==> run C: inputs <==
Design a_filter_reference_32x11, start of the top module:
module a_filter_reference_32x11(
    input [31:0] x_in,
    input clk,
    input [5:0] reset,
    output [31:0] y_out);
Settings: LEC_CHECK=0, CAP_MARGIN=40, CORE_MARGIN=2, CORE_UTILIZATION=71, CTS_CLUSTER_DIAMETER=201, CTS_CLUSTER_SIZE=41, PLACE_DENSITY_LB_ADDON=0.02, SETUP_SLACK_MARGIN=1.26, SLEW_MARGIN=20, TNS_END_PERCENT=5; clock period 4.37 ns.
run.sh (not shown) runs the stock make flow with config.mk's settings and CLKGATE_MAP_FILE=.
==> inputs of run P, as changes to run C <==
- CAP_MARGIN: 40 -> 20
- CORE_UTILIZATION: 71 -> 28
- CTS_CLUSTER_DIAMETER: 201 -> default
- CTS_CLUSTER_SIZE: 41 -> default
- PLACE_DENSITY_LB_ADDON: 0.02 -> default
- SETUP_SLACK_MARGIN: 1.26 -> default
- TNS_END_PERCENT: 5 -> default
==> flow/constraint.sdc (replaced) <==
create_clock -name core_clock -period 8.86 [get_ports {clk}]
set_input_delay 1.7720 -clock core_clock [delete_from_list [all_inputs] [get_ports {clk}]]
set_output_delay 1.7720 -clock core_clock [all_outputs]
set_load 0.01 [all_outputs]
==> results <==
- Run P finished with timing, DRC and antenna clean. Run C died in global routing (5_1_grt) on GRT-0232.
- In synthesized cell count, run P and run C do not differ.
- Against run P, the die size of run C is lower by about 60%.
- Synthesized area is the same in run C and run P.

==> run a: inputs <==
Starting RTL as in the previous note.
export LEC_CHECK = 0
export ABC_AREA = 1
export CAP_MARGIN = 30
export CORE_ASPECT_RATIO = 0.83
export CORE_MARGIN = 2
export CORE_UTILIZATION = 71
export CTS_CLUSTER_DIAMETER = 242
export CTS_CLUSTER_SIZE = 39
export GPL_ROUTABILITY_DRIVEN = 1
export GPL_TIMING_DRIVEN = 1
export MAX_ROUTING_LAYER = met4
export SETUP_SLACK_MARGIN = -0.16
export SLEW_MARGIN = 20
create_clock -name core_clock -period 7.09 [get_ports {clk}]
==> run b: changes against run a <==
ABC_AREA = default   (was 1)
CAP_MARGIN = 20   (was 30)
CORE_ASPECT_RATIO = default   (was 0.83)
CORE_UTILIZATION = 52   (was 71)
CTS_CLUSTER_DIAMETER = default   (was 242)
CTS_CLUSTER_SIZE = 95   (was 39)
GPL_ROUTABILITY_DRIVEN = default   (was 1)
GPL_TIMING_DRIVEN = default   (was 1)
MAX_ROUTING_LAYER = default   (was met4)
SETUP_SLACK_MARGIN = default   (was -0.16)
==> flow/constraint.sdc (replaced) <==
create_clock -name core_clock -period 5.59 [get_ports {clk}]
set_input_delay 1.1180 -clock core_clock [delete_from_list [all_inputs] [get_ports {clk}]]
set_output_delay 1.1180 -clock core_clock [all_outputs]
set_load 0.01 [all_outputs]
==> comparison table <==
item                                                                                  run b                      run a
Run status                                                         finished with violations  aborted with a tool error
Stage where the flow stopped                                                              -   global routing (5_1_grt)
Reasons for failing layout checks                                      negative setup slack                          -
Chip area estimate from yosys synthesis                                          55300 um^2                 63300 um^2
Fraction of synthesized cell area in xor and xnor cells                               5.79%                      5.39%
Area post-placement                                                              70300 um^2                 67300 um^2
Row count                                                                               119                         99
Seq share, synth                                                                      19.7%                      17.2%
Placed cell count                                                                      9033                      10000
Total nets after synthesis                                                             7954                      10200
Gate Count Post-Synth                                                                  6357                       8591
Adder-cell share of the synthesized area                                              41.1%                      35.9%
Area fraction in compound gates after synthesis                                       11.1%                      9.97%
Cell count in the Yosys report                                                         6357                       8591
Full die area                                                                   109000 um^2                 91600 um^2
Average cell area after synthesis                                                 8.70 um^2                  7.37 um^2
Fraction of post-synthesis cell area in the top cell type by area                     25.5%                      22.3%
Simple-gate portion of the synthesized area                                           10.9%                      18.0%
CTS H-tree lvls                                                                           3                          1
Final weighted congestion in routability-driven placement                             0.901                       1.15
Multiplexer share of the synthesized area                                            0.197%                         0%
Setup fix buffers added after clock tree synthesis                                      172                         74
DP Wirelength                                                                        117 mm                     169 mm

==> job 2759 <==
Starting RTL as in the previous note.
Settings: LEC_CHECK=0, CAP_MARGIN=20, CORE_MARGIN=2, CORE_UTILIZATION=70, CTS_CLUSTER_DIAMETER=201, CTS_CLUSTER_SIZE=41, MAX_ROUTING_LAYER=met4, PLACE_DENSITY_LB_ADDON=0.06, SETUP_SLACK_MARGIN=1.29, SLEW_MARGIN=20; clock period 4.37 ns.
==> job 356 (differences from job 2759) <==
==> flow/config.mk (replaced) <==
export PLATFORM = sky130hd
export DESIGN_NAME = a_filter_reference_32x11
export DESIGN_NICKNAME = a_filter_reference_32x11
export VERILOG_FILES = /design/flow/design.v
export SDC_FILE = /design/flow/constraint.sdc
export NUM_CORES = 4
export LEC_CHECK = 0
export CAP_MARGIN = 20
export CORE_MARGIN = 2
export CORE_UTILIZATION = 72
export CTS_CLUSTER_SIZE = 58
export PLACE_DENSITY_LB_ADDON = 0.0
export SETUP_SLACK_MARGIN = -0.54
export SLEW_MARGIN = 20
==> flow/constraint.sdc (replaced) <==
create_clock -name core_clock -period 7.66 [get_ports {clk}]
set_input_delay 1.5320 -clock core_clock [delete_from_list [all_inputs] [get_ports {clk}]]
set_output_delay 1.5320 -clock core_clock [all_outputs]
set_load 0.01 [all_outputs]
==> job 7205 (differences from job 2759) <==
==> flow/config.mk (replaced) <==
export PLATFORM = sky130hd
export DESIGN_NAME = a_filter_reference_32x11
export DESIGN_NICKNAME = a_filter_reference_32x11
export VERILOG_FILES = /design/flow/design.v
export SDC_FILE = /design/flow/constraint.sdc
export NUM_CORES = 4
export LEC_CHECK = 0
export ABC_AREA = 1
export CAP_MARGIN = 20
export CORE_MARGIN = 2
export CORE_UTILIZATION = 72
export PLACE_DENSITY_LB_ADDON = 0.06
export SLEW_MARGIN = 20
==> flow/constraint.sdc (replaced) <==
create_clock -name core_clock -period 7.43 [get_ports {clk}]
set_input_delay 1.4860 -clock core_clock [delete_from_list [all_inputs] [get_ports {clk}]]
set_output_delay 1.4860 -clock core_clock [all_outputs]
set_load 0.01 [all_outputs]
==> comparison table <==
                                                                                 job 7205                   job 356                        job 2759
Adder share                                                                         35.9%                     41.1%                           41.1%
Cell count listed in synth_stat.txt                                                  8591                      6357                            6357
Sequential area share after synthesis                                               17.2%                     19.7%                           19.7%
Yosys synthesis chip area                                                     0.0633 mm^2               0.0553 mm^2                     0.0553 mm^2
Status                                                             stopped before the end  finished with violations          stopped before the end
Failing step                                                     global routing (5_1_grt)                         -  clock tree synthesis (4_1_cts)
Reasons for failing layout checks                                                       -              setup timing                               -
Master cell of the clock root buffer                                            clkbuf_16                 clkbuf_16                               -
Die Span X                                                                         301 um                    281 um                          285 um
Post-synth net total                                                                10.2k                      7954                            7954
Cell Type Count                                                                        66                        76                              76
Placed Cells                                                                         9853                      7613                            8812
Average cell area after synthesis                                               7.37 um^2                 8.70 um^2                       8.70 um^2
Maximum count of clock buffers along a single path                                      3                         3                               -
Hold buffers post-CTS                                                                   0                         0                               -
CTS HTree Levels                                                                        2                         2                               -
Post-DP Area                                                                  0.0659 mm^2               0.0587 mm^2                     0.0716 mm^2
Worst slack at placement                                                        -0.169 ns                  -1.11 ns                        -2.90 ns
Total die size                                                                0.0903 mm^2               0.0791 mm^2                     0.0813 mm^2
Area fraction in and, or, nand and nor cells                                        18.0%                     10.9%                           10.9%
Mux share of post-synthesis cell area                                                  0%                    0.197%                          0.197%
Number of rows in the core area                                                       108                       101                             103
Area share of xor/xnor cells in the synthesized design                              5.39%                     5.79%                           5.79%
Synth Instances                                                                      8591                      6357                            6357
Proportion of netlist area held by the largest area contributor                     22.3%                     25.5%                           25.5%
Post-cts repair resize count                                                          532                       179                               -
RD Place Congestion                                                                  1.06                     0.913                           0.962
Synthesized area                                                              0.0633 mm^2               0.0553 mm^2                     0.0553 mm^2

==> 02-08: inputs <==
a_filter_reference_32x11 again, from the RTL that the note above started with.
Settings: LEC_CHECK=0, ABC_AREA=1, CAP_MARGIN=20, CELL_PAD_IN_SITES_GLOBAL_PLACEMENT=3, CORE_MARGIN=2, CORE_UTILIZATION=69, GPL_TIMING_DRIVEN=1, MIN_ROUTING_LAYER=met2, PLACE_DENSITY_LB_ADDON=0.15, SETUP_SLACK_MARGIN=-0.39, SLEW_MARGIN=20, TNS_END_PERCENT=70; clock period 5.65 ns.
==> 08-10 (differences from 02-08) <==
- ABC_AREA: 1 -> not set
- CELL_PAD_IN_SITES_GLOBAL_PLACEMENT: 3 -> not set
- CORE_UTILIZATION: 69 -> 9
- GPL_TIMING_DRIVEN: 1 -> not set
- MIN_ROUTING_LAYER: met2 -> not set
- PLACE_DENSITY_LB_ADDON: 0.15 -> not set
- SETUP_SLACK_MARGIN: -0.39 -> not set
- TNS_END_PERCENT: 70 -> not set
==> flow/constraint.sdc (replaced) <==
create_clock -name core_clock -period 9.92 [get_ports {clk}]
set_input_delay 1.9840 -clock core_clock [delete_from_list [all_inputs] [get_ports {clk}]]
set_output_delay 1.9840 -clock core_clock [all_outputs]
set_load 0.01 [all_outputs]
==> 01-06 (differences from 02-08) <==
- ABC_AREA: 1 -> not set
- CELL_PAD_IN_SITES_GLOBAL_PLACEMENT: 3 -> not set
- CORE_UTILIZATION: 69 -> 72
- CTS_CLUSTER_DIAMETER: not set -> 307
- CTS_CLUSTER_SIZE: not set -> 95
- GPL_TIMING_DRIVEN: 1 -> not set
- MIN_ROUTING_LAYER: met2 -> not set
- PLACE_DENSITY: not set -> 0.38
- PLACE_DENSITY_LB_ADDON: 0.15 -> not set
- SETUP_SLACK_MARGIN: -0.39 -> not set
- TNS_END_PERCENT: 70 -> 5
==> flow/constraint.sdc (replaced) <==
create_clock -name core_clock -period 3.8 [get_ports {clk}]
set_input_delay 0.7600 -clock core_clock [delete_from_list [all_inputs] [get_ports {clk}]]
set_output_delay 0.7600 -clock core_clock [all_outputs]
set_load 0.01 [all_outputs]
==> 06-02 (differences from 02-08) <==
- ABC_AREA: 1 -> not set
- CELL_PAD_IN_SITES_GLOBAL_PLACEMENT: 3 -> not set
- CORE_UTILIZATION: 69 -> 72
- CTS_CLUSTER_SIZE: not set -> 72
- GPL_TIMING_DRIVEN: 1 -> not set
- MIN_ROUTING_LAYER: met2 -> not set
- PLACE_DENSITY_LB_ADDON: 0.15 -> 0.0
- SETUP_SLACK_MARGIN: -0.39 -> 2.47
- TNS_END_PERCENT: 70 -> not set
==> flow/constraint.sdc (replaced) <==
create_clock -name core_clock -period 8.38 [get_ports {clk}]
set_input_delay 1.6760 -clock core_clock [delete_from_list [all_inputs] [get_ports {clk}]]
set_output_delay 1.6760 -clock core_clock [all_outputs]
set_load 0.01 [all_outputs]
==> impl_metrics.toml <==
# implementation run metrics
[status]
status = "no timing/DRC/antenna violations"

[logic_synthesis]
synth_chip_area_um2 = 55300
yosys_cells = 6357
yosys.area_share.xor_xnor_pct = 5.79
synth.cell_area_um2 = 55300
synth.top_cell.area_share_pct = 25.5
ys_seq_share_pct = 19.7
adder_share_pct = 41.1
common_cells = "1581 x inv_1, 1128 x ha_1, 625 x nor2_1"
yosys.area_share.simple_pct = 10.9

[floorplan]
die_height_um = 788
coreArea_um2 = 612000
dieWidth_um = 788
rows = 287
Source of the figures above: 08-10

==> impl_metrics.toml <==
# implementation run metrics
[clock_tree]
ctsRootBufferMaster = "clkbuf_16"

[floorplan]
die_height_um = 281
rows = 101
dieWidth_um = 281
coreArea_um2 = 75900

[logic_synthesis]
synth.cell_area_um2 = 55300
yosys_cells = 6357
ys_seq_share_pct = 19.7
yosys.area_share.simple_pct = 10.9
yosys.area_share.xor_xnor_pct = 5.79
synth_chip_area_um2 = 55300
adder_share_pct = 41.1
synth_top_cell_by_area = "ha_1"
common_cells = "1581 x inv_1, 1128 x ha_1, 625 x nor2_1"

[global_route]
grt-ovfl-total = 1008
grtUsageTotal_pct = 86.1

[status]
haltStage = "global routing"
stop_error = "[ERROR GRT-0232] Routing congestion too high. Check the congestion heatmap in the GUI."
status = "stopped before the end"

[place]
pre_cts_ws_ns = -3.46
Source of the figures above: 01-06

==> impl_metrics.toml <==
# implementation run metrics
[logic_synthesis]
synth.top_cell.area_share_pct = 22.3
synth.cell_area_um2 = 63300
yosys.area_share.xor_xnor_pct = 5.39
synth_chip_area_um2 = 63300
synth_cell_types = 66
synthesis.instances = 8591
adder_share_pct = 35.9
yosys_cells = 8591
yosys.area_share.simple_pct = 18.0
async_flop_share_pct = 0
common_cells = "2196 x inv_1, 1140 x nand2_1, 1128 x ha_1"
ys_seq_share_pct = 17.2

[floorplan]
die_height_um = 307
dieWidth_um = 307
rows = 111
coreArea_um2 = 91200

[status]
status = "stopped before the end"
haltStage = "global placement without I/O"
stop_error = "[ERROR FLW-0024] Place density exceeds 1.0 (current PLACE_DENSITY_LB_ADDON =  0.15). Please check if the value of  PLACE_DENSITY_LB_ADDON is between 0 and 0.99."
Source of the figures above: 02-08

==> impl_metrics.toml <==
# implementation run metrics
[sta]
setup_viol = 11
worst_slack_ns = -0.307

[logic_synthesis]
synth.cell_area_um2 = 55300
ys_seq_share_pct = 19.7
yosys.area_share.xor_xnor_pct = 5.79
yosys_cells = 6357
synth_chip_area_um2 = 55300
adder_share_pct = 41.1
synth.top_cell.area_share_pct = 25.5
common_cells = "1581 x inv_1, 1128 x ha_1, 625 x nor2_1"

[final_layout]
buffer_area_share_pct = 3.61

[status]
status = "finished with violations"
so.violations = "negative setup slack"

[floorplan]
rows = 101
dieWidth_um = 281
coreArea_um2 = 75900
Source of the figures above: 06-02

